==> flow/design.v (excerpt) <==
module top(
input clk,
input rst,
input  [31:0] b_rdata,
output [31:0] b_wdata,
output [31:0] addr,
output [3:0] we,
output en,
output rstout
    );
For scale: roughly 2,900 cells after synthesis, ~330 flip-flops, ~100 I/O pins.
Settings: LEC_CHECK=0, ABC_AREA=1, CAP_MARGIN=25, CORE_MARGIN=10, CORE_UTILIZATION=17, GPL_ROUTABILITY_DRIVEN=0, MAX_ROUTING_LAYER=met4, PLACE_DENSITY_LB_ADDON=0.17, SLEW_MARGIN=20, TNS_END_PERCENT=80; clock period 7.9 ns.
run.sh (not shown) runs the stock make flow with config.mk's settings and CLKGATE_MAP_FILE=.
Next try:
==> flow/config.mk (replaced) <==
export PLATFORM = sky130hd
export DESIGN_NAME = top
export DESIGN_NICKNAME = top
export VERILOG_FILES = /design/flow/design.v
export SDC_FILE = /design/flow/constraint.sdc
export NUM_CORES = 4
export LEC_CHECK = 0
export CAP_MARGIN = 20
export CORE_MARGIN = 2
export CORE_UTILIZATION = 72
export CTS_CLUSTER_SIZE = 40
export GPL_ROUTABILITY_DRIVEN = 1
export MAX_ROUTING_LAYER = met4
export PLACE_DENSITY = 0.64
export SLEW_MARGIN = 20
==> flow/constraint.sdc (replaced) <==
create_clock -name core_clock -period 4.57 [get_ports {clk}]
set_input_delay 0.9140 -clock core_clock [delete_from_list [all_inputs] [get_ports {clk}]]
set_output_delay 0.9140 -clock core_clock [all_outputs]
set_load 0.01 [all_outputs]
Now the flow produced a layout that fails on setup timing.
Routed wire length goes down by 25%.
Maximum frequency rises by 8.0%.
Non-clock buffer count increases by 106.
Sequential power rose by 76%.
Die area shrinks by 79%.

Starting RTL as in the previous note.
==> flow/config.mk <==
export PLATFORM = sky130hd
export DESIGN_NAME = top
export DESIGN_NICKNAME = top
export VERILOG_FILES = /design/flow/design.v
export SDC_FILE = /design/flow/constraint.sdc
export NUM_CORES = 4
export LEC_CHECK = 0
export ABC_AREA = 1
export CAP_MARGIN = 20
export CORE_MARGIN = 2
export CORE_UTILIZATION = 70
export CTS_CLUSTER_DIAMETER = 63
export PLACE_DENSITY_LB_ADDON = 0.29
export SLEW_MARGIN = 20
==> flow/constraint.sdc <==
create_clock -name core_clock -period 3.16 [get_ports {clk}]
set_input_delay 0.6320 -clock core_clock [delete_from_list [all_inputs] [get_ports {clk}]]
set_output_delay 0.6320 -clock core_clock [all_outputs]
set_load 0.01 [all_outputs]
The baseline completed, yet does not pass: negative setup slack.
Rerun with:
--- a/flow/config.mk
+++ b/flow/config.mk
@@ -9,6 +9,9 @@
 export CAP_MARGIN = 20
+export CORE_ASPECT_RATIO = 0.89
 export CORE_MARGIN = 2
-export CORE_UTILIZATION = 70
+export CORE_UTILIZATION = 72
 export CTS_CLUSTER_DIAMETER = 63
-export PLACE_DENSITY_LB_ADDON = 0.29
+export CTS_CLUSTER_SIZE = 37
+export PLACE_DENSITY_LB_ADDON = 0.24
+export SETUP_SLACK_MARGIN = 1.4
 export SLEW_MARGIN = 20
==> flow/constraint.sdc (replaced) <==
create_clock -name core_clock -period 4.75 [get_ports {clk}]
set_input_delay 0.9500 -clock core_clock [delete_from_list [all_inputs] [get_ports {clk}]]
set_output_delay 0.9500 -clock core_clock [all_outputs]
set_load 0.01 [all_outputs]
The new run completed, yet does not pass: negative setup slack; cell count drops by 2.3%; die area fell by 2.7%; sequential power went down by 34%; cell area falls by 2.2%; via count is lower by 1.4%; global-route usage is lower by 0.19 points; sequential cell count is unchanged; register-to-register slack gains 1.5 ns; setup slack gains 1.5 ns.
Rerun with:
--- a/flow/config.mk
+++ b/flow/config.mk
@@ -7,5 +7,3 @@
 export LEC_CHECK = 0
-export ABC_AREA = 1
 export CAP_MARGIN = 20
-export CORE_ASPECT_RATIO = 0.89
 export CORE_MARGIN = 2
@@ -13,3 +11,2 @@
 export CTS_CLUSTER_DIAMETER = 63
-export CTS_CLUSTER_SIZE = 37
 export PLACE_DENSITY_LB_ADDON = 0.24
=> The new run finished with negative setup slack left; clock power grows by about 26%; wire length shrinks by about 3%; power grows by about 7.5%; synthesized cell count shrinks by about 30%; worst hold slack is better by 0.0044 ns; cell count shrinks by 24%; via count shrinks by about 17%; core utilization grows by 2.3 points; count of clock-buffer cells in the layout grows by 21; combinational power shrinks by 28%; worst setup slack is better by 0.014 ns.
Rerun with:
--- a/flow/config.mk
+++ b/flow/config.mk
@@ -9,6 +9,3 @@
 export CORE_MARGIN = 2
-export CORE_UTILIZATION = 72
-export CTS_CLUSTER_DIAMETER = 63
-export PLACE_DENSITY_LB_ADDON = 0.24
-export SETUP_SLACK_MARGIN = 1.4
+export CORE_UTILIZATION = 49
 export SLEW_MARGIN = 20
==> flow/constraint.sdc (replaced) <==
create_clock -name core_clock -period 5.68 [get_ports {clk}]
set_input_delay 1.1360 -clock core_clock [delete_from_list [all_inputs] [get_ports {clk}]]
set_output_delay 1.1360 -clock core_clock [all_outputs]
set_load 0.01 [all_outputs]
The new run finished clean; utilization went down by 32 points; synthesized area does not change; cell count increases by 4.8%; total power decreases by 14%; global-route usage shrinks by 15 points; non-clock buffer count fell by 78; final area came out lower by 5.2%; critical path depth went up by 1; sequential share of layout area goes up by 2.0 points; clock-buffer cell count grows by 6.
Rerun with:
--- a/flow/config.mk
+++ b/flow/config.mk
@@ -9,3 +9,6 @@
 export CORE_MARGIN = 2
-export CORE_UTILIZATION = 49
+export CORE_UTILIZATION = 58
+export CTS_CLUSTER_DIAMETER = 379
+export CTS_CLUSTER_SIZE = 25
 export SLEW_MARGIN = 20
+export TNS_END_PERCENT = 5
==> flow/constraint.sdc (replaced) <==
create_clock -name core_clock -period 3.55 [get_ports {clk}]
set_input_delay 0.7100 -clock core_clock [delete_from_list [all_inputs] [get_ports {clk}]]
set_output_delay 0.7100 -clock core_clock [all_outputs]
set_load 0.01 [all_outputs]
Result: Now the flow finished with negative setup slack left; hold slack degrades by 0.0062 ns; die size goes down by 15%; final area goes up by about 0.8%; clock skew rises by 0.0060 ns; routed wire length rises by 2.7%; area after synthesis stays the same; fmax climbs by 3.6%; non-clock buffer count goes up by 101; combinational power rises by about 80%; setup slack gets worse by 1.9 ns.
No activity file was given, so power comes from the tool's default toggle rates.
